==> inputs of job 6227 <==
==> flow/design.v <==
`timescale 1ns / 1ps
module HalfAdder(
    input a,  
    input b,  
    output f,  
    output carryOut  
    );
    xor(f, a, b);
    and(carryOut, a, b);
endmodule
`timescale 1ns / 1ps
module FullAdder(
    input a,
    input b,
    input carryIn,
    output sum,
    output carryOut
    );
    wire ha1Sum, ha1CarryOut, ha2CarryOut;
    HalfAdder halfAdder1(a, b, ha1Sum, ha1CarryOut);
    HalfAdder halfAdder2(ha1Sum, carryIn, sum, ha2CarryOut);
    or(carryOut, ha1CarryOut, ha2CarryOut);
endmodule
`timescale 1ns / 1ps
module MultiAnd16(
    input [15:0] a,
    input b,
    output [15:0] c
    );
    and(c[0], a[0], b);
    and(c[1], a[1], b);
    and(c[2], a[2], b);
    and(c[3], a[3], b);
    and(c[4], a[4], b);
    and(c[5], a[5], b);
    and(c[6], a[6], b);
    and(c[7], a[7], b);
    and(c[8], a[8], b);
    and(c[9], a[9], b);
    and(c[10], a[10], b);
    and(c[11], a[11], b);
    and(c[12], a[12], b);
    and(c[13], a[13], b);
    and(c[14], a[14], b);
    and(c[15], a[15], b);
endmodule
`timescale 1ns / 1ps
module MultiAdd15(
    input [14:0] a,
    input [14:0] b,
    input [14:0] carryIn,
    output [14:0] sum,
    output [14:0] carryOut
    );
    FullAdder fa0(a[0], b[0], carryIn[0], sum[0], carryOut[0]);  
    FullAdder fa1(a[1], b[1], carryIn[1], sum[1], carryOut[1]);
    FullAdder fa2(a[2], b[2], carryIn[2], sum[2], carryOut[2]);
    FullAdder fa3(a[3], b[3], carryIn[3], sum[3], carryOut[3]);
    FullAdder fa4(a[4], b[4], carryIn[4], sum[4], carryOut[4]);
    FullAdder fa5(a[5], b[5], carryIn[5], sum[5], carryOut[5]);
    FullAdder fa6(a[6], b[6], carryIn[6], sum[6], carryOut[6]);
    FullAdder fa7(a[7], b[7], carryIn[7], sum[7], carryOut[7]);
    FullAdder fa8(a[8], b[8], carryIn[8], sum[8], carryOut[8]);
    FullAdder fa9(a[9], b[9], carryIn[9], sum[9], carryOut[9]);
    FullAdder fa10(a[10], b[10], carryIn[10], sum[10], carryOut[10]);
    FullAdder fa11(a[11], b[11], carryIn[11], sum[11], carryOut[11]);
    FullAdder fa12(a[12], b[12], carryIn[12], sum[12], carryOut[12]);
    FullAdder fa13(a[13], b[13], carryIn[13], sum[13], carryOut[13]);
    FullAdder fa14(a[14], b[14], carryIn[14], sum[14], carryOut[14]);
endmodule
`timescale 1ns / 1ps
module ArrayMultiplier(
    input [15:0] a,
    input [15:0] b,
    output [31:0] f
    );
    wire [15:0] tmpAnd [0:15];
    wire [14:0] tmpSum [0:14];
    wire [14:0] tmpCarry [0:15];
    MultiAnd16 and0(a, b[0], tmpAnd[0]);
    MultiAnd16 and1(a, b[1], tmpAnd[1]);
    MultiAnd16 and2(a, b[2], tmpAnd[2]);
    MultiAnd16 and3(a, b[3], tmpAnd[3]);
    MultiAnd16 and4(a, b[4], tmpAnd[4]);
    MultiAnd16 and5(a, b[5], tmpAnd[5]);
    MultiAnd16 and6(a, b[6], tmpAnd[6]);
    MultiAnd16 and7(a, b[7], tmpAnd[7]);
    MultiAnd16 and8(a, b[8], tmpAnd[8]);
    MultiAnd16 and9(a, b[9], tmpAnd[9]);
    MultiAnd16 and10(a, b[10], tmpAnd[10]);
    MultiAnd16 and11(a, b[11], tmpAnd[11]);
    MultiAnd16 and12(a, b[12], tmpAnd[12]);
    MultiAnd16 and13(a, b[13], tmpAnd[13]);
    MultiAnd16 and14(a, b[14], tmpAnd[14]);
    MultiAnd16 and15(a, b[15], tmpAnd[15]);
    MultiAdd15 add0(tmpAnd[0][15:1], tmpAnd[1][14:0], 15'd0, tmpSum[0], tmpCarry[0]);
    MultiAdd15 add1({tmpAnd[1][15], tmpSum[0][14:1]}, tmpAnd[2][14:0], tmpCarry[0], tmpSum[1], tmpCarry[1]);
    MultiAdd15 add2({tmpAnd[2][15], tmpSum[1][14:1]}, tmpAnd[3][14:0], tmpCarry[1], tmpSum[2], tmpCarry[2]);
    MultiAdd15 add3({tmpAnd[3][15], tmpSum[2][14:1]}, tmpAnd[4][14:0], tmpCarry[2], tmpSum[3], tmpCarry[3]);
    MultiAdd15 add4({tmpAnd[4][15], tmpSum[3][14:1]}, tmpAnd[5][14:0], tmpCarry[3], tmpSum[4], tmpCarry[4]);
    MultiAdd15 add5({tmpAnd[5][15], tmpSum[4][14:1]}, tmpAnd[6][14:0], tmpCarry[4], tmpSum[5], tmpCarry[5]);
    MultiAdd15 add6({tmpAnd[6][15], tmpSum[5][14:1]}, tmpAnd[7][14:0], tmpCarry[5], tmpSum[6], tmpCarry[6]);
    MultiAdd15 add7({tmpAnd[7][15], tmpSum[6][14:1]}, tmpAnd[8][14:0], tmpCarry[6], tmpSum[7], tmpCarry[7]);
    MultiAdd15 add8({tmpAnd[8][15], tmpSum[7][14:1]}, tmpAnd[9][14:0], tmpCarry[7], tmpSum[8], tmpCarry[8]);
    MultiAdd15 add9({tmpAnd[9][15], tmpSum[8][14:1]}, tmpAnd[10][14:0], tmpCarry[8], tmpSum[9], tmpCarry[9]);
    MultiAdd15 add10({tmpAnd[10][15], tmpSum[9][14:1]}, tmpAnd[11][14:0], tmpCarry[9], tmpSum[10], tmpCarry[10]);
    MultiAdd15 add11({tmpAnd[11][15], tmpSum[10][14:1]}, tmpAnd[12][14:0], tmpCarry[10], tmpSum[11], tmpCarry[11]);
    MultiAdd15 add12({tmpAnd[12][15], tmpSum[11][14:1]}, tmpAnd[13][14:0], tmpCarry[11], tmpSum[12], tmpCarry[12]);
    MultiAdd15 add13({tmpAnd[13][15], tmpSum[12][14:1]}, tmpAnd[14][14:0], tmpCarry[12], tmpSum[13], tmpCarry[13]);
    MultiAdd15 add14({tmpAnd[14][15], tmpSum[13][14:1]}, tmpAnd[15][14:0], tmpCarry[13], tmpSum[14], tmpCarry[14]);
    FullAdder add15(tmpSum[14][1], tmpCarry[14][0], 1'b0, f[16], tmpCarry[15][0]);
    FullAdder add16(tmpSum[14][2], tmpCarry[14][1], tmpCarry[15][0], f[17], tmpCarry[15][1]);
    FullAdder add17(tmpSum[14][3], tmpCarry[14][2], tmpCarry[15][1], f[18], tmpCarry[15][2]);
    FullAdder add18(tmpSum[14][4], tmpCarry[14][3], tmpCarry[15][2], f[19], tmpCarry[15][3]);
    FullAdder add19(tmpSum[14][5], tmpCarry[14][4], tmpCarry[15][3], f[20], tmpCarry[15][4]);
    FullAdder add20(tmpSum[14][6], tmpCarry[14][5], tmpCarry[15][4], f[21], tmpCarry[15][5]);
    FullAdder add21(tmpSum[14][7], tmpCarry[14][6], tmpCarry[15][5], f[22], tmpCarry[15][6]);
    FullAdder add22(tmpSum[14][8], tmpCarry[14][7], tmpCarry[15][6], f[23], tmpCarry[15][7]);
    FullAdder add23(tmpSum[14][9], tmpCarry[14][8], tmpCarry[15][7], f[24], tmpCarry[15][8]);
    FullAdder add24(tmpSum[14][10], tmpCarry[14][9], tmpCarry[15][8], f[25], tmpCarry[15][9]);
    FullAdder add25(tmpSum[14][11], tmpCarry[14][10], tmpCarry[15][9], f[26], tmpCarry[15][10]);
    FullAdder add26(tmpSum[14][12], tmpCarry[14][11], tmpCarry[15][10], f[27], tmpCarry[15][11]);
    FullAdder add27(tmpSum[14][13], tmpCarry[14][12], tmpCarry[15][11], f[28], tmpCarry[15][12]);
    FullAdder add28(tmpSum[14][14], tmpCarry[14][13], tmpCarry[15][12], f[29], tmpCarry[15][13]);
    FullAdder add29(tmpAnd[15][15], tmpCarry[14][14], tmpCarry[15][13], f[30], f[31]);
    assign f[0] = tmpAnd[0][0];
    assign f[1] = tmpSum[0][0];
    assign f[2] = tmpSum[1][0];
    assign f[3] = tmpSum[2][0];
    assign f[4] = tmpSum[3][0];
    assign f[5] = tmpSum[4][0];
    assign f[6] = tmpSum[5][0];
    assign f[7] = tmpSum[6][0];
    assign f[8] = tmpSum[7][0];
    assign f[9] = tmpSum[8][0];
    assign f[10] = tmpSum[9][0];
    assign f[11] = tmpSum[10][0];
    assign f[12] = tmpSum[11][0];
    assign f[13] = tmpSum[12][0];
    assign f[14] = tmpSum[13][0];
    assign f[15] = tmpSum[14][0];
endmodule
`timescale 1ns / 1ps
module RippleAdder8(
    input [7:0] a,
    input [7:0] b,
    input carryIn,
    output [7:0] sum,
    output carryOut
    );
    wire tmpCarry [0:6];
    FullAdder fa0(a[0], b[0], carryIn, sum[0], tmpCarry[0]);  
    FullAdder fa1(a[1], b[1], tmpCarry[0], sum[1], tmpCarry[1]);
    FullAdder fa2(a[2], b[2], tmpCarry[1], sum[2], tmpCarry[2]);
    FullAdder fa3(a[3], b[3], tmpCarry[2], sum[3], tmpCarry[3]);
    FullAdder fa4(a[4], b[4], tmpCarry[3], sum[4], tmpCarry[4]);
    FullAdder fa5(a[5], b[5], tmpCarry[4], sum[5], tmpCarry[5]);
    FullAdder fa6(a[6], b[6], tmpCarry[5], sum[6], tmpCarry[6]);
    FullAdder fa7(a[7], b[7], tmpCarry[6], sum[7], carryOut);  
endmodule
`timescale 1ns / 1ps
module Adder32(
    input [31:0] a,
    input [31:0] b,
    output [31:0] sum,
    output carryOut
    );
    wire tmpCarry [0:2];
    RippleAdder8 add0(a[7:0], b[7:0], 1'b0, sum[7:0], tmpCarry[0]);
    RippleAdder8 add1(a[15:8], b[15:8], tmpCarry[0], sum[15:8], tmpCarry[1]);
    RippleAdder8 add2(a[23:16], b[23:16], tmpCarry[1], sum[23:16], tmpCarry[2]);
    RippleAdder8 add3(a[31:24], b[31:24], tmpCarry[2], sum[31:24], carryOut);
endmodule
`timescale 1ns / 1ps
module MACRegister(
    input clk,
    input rst,
    input [1:0] opcode,
    input [15:0] a,
    input [15:0] b,
    output [31:0] dataOut
    );
    reg [31:0] register;
    assign dataOut = register;
    wire [31:0] product;
    wire [31:0] sum;
    ArrayMultiplier multiplier(a, b, product);
    Adder32 adder(register, product, sum);
    always @ (posedge clk) begin
        if (rst)
            register <= 32'd0;
        else case (opcode)
            2'd1:  
                register <= {a, b};
            2'd2:  
                register <= sum;
        endcase
    end
endmodule
==> flow/run.sh <==
#!/bin/bash
# the make line also repeats each setting of config.mk as NAME=value (left out here)
make -C /OpenROAD-flow-scripts/flow DESIGN_CONFIG=/design/flow/config.mk WORK_HOME=/design/flow/orfs CLKGATE_MAP_FILE= finish
==> flow/config.mk <==
export PLATFORM = sky130hd
export DESIGN_NAME = MACRegister
export DESIGN_NICKNAME = MACRegister
export VERILOG_FILES = /design/flow/design.v
export SDC_FILE = /design/flow/constraint.sdc
export NUM_CORES = 4
export LEC_CHECK = 0
export ABC_AREA = 1
export CAP_MARGIN = 20
export CORE_MARGIN = 2
export CORE_UTILIZATION = 72
export CTS_CLUSTER_DIAMETER = 177
export CTS_CLUSTER_SIZE = 76
export PLACE_DENSITY_LB_ADDON = 0.04
export SETUP_SLACK_MARGIN = -0.93
export SLEW_MARGIN = 20
==> flow/constraint.sdc <==
create_clock -name core_clock -period 11.4 [get_ports {clk}]
set_input_delay 2.2800 -clock core_clock [delete_from_list [all_inputs] [get_ports {clk}]]
set_output_delay 2.2800 -clock core_clock [all_outputs]
set_load 0.01 [all_outputs]
==> inputs of job 149, as changes to job 6227 <==
Settings changed: ABC_AREA 1 to default, CORE_UTILIZATION 72 to 70, CTS_CLUSTER_DIAMETER 177 to 379, CTS_CLUSTER_SIZE 76 to 13, PLACE_DENSITY_LB_ADDON 0.04 to 0.06, SETUP_SLACK_MARGIN -0.93 to 1.6.
==> flow/constraint.sdc (replaced) <==
create_clock -name core_clock -period 5.45 [get_ports {clk}]
set_input_delay 1.0900 -clock core_clock [delete_from_list [all_inputs] [get_ports {clk}]]
set_output_delay 1.0900 -clock core_clock [all_outputs]
set_load 0.01 [all_outputs]
==> comparison table <==
Run status: job 149 finished with violations; job 6227 finished with violations
Reasons for failing layout checks: job 149 setup timing; job 6227 setup timing
Filler instances: job 149 635; job 6227 858
Post-CTS setup repair buffer count: job 149 8; job 6227 5
Routability congestion estimate from global placement: job 149 0.818; job 6227 0.813
Unique cell types: job 149 23; job 6227 17
Number of placement rows: job 149 41; job 6227 42
DR vias: job 149 6,459; job 6227 6,789
Area fraction of clock buffers and clock inverters: job 149 0.0149; job 6227 0.0152
R2R setup slack: job 149 -6.82 ns; job 6227 -0.96 ns
Capturing element of the worst setup path: job 149 register[30]; job 6227 register[31]
Avg WL per Cell: job 149 16.9 um; job 6227 13.0 um
Iteration count of the initial detailed-routing pass: job 149 5; job 6227 4
Hold EP: job 149 register[22]; job 6227 register[31]
Synth Seq Share: job 149 0.0697; job 6227 0.0668
Fraction of area in registers: job 149 0.0584; job 6227 0.0595
Area added between synthesis and finish: job 149 19.5%; job 6227 12.2%
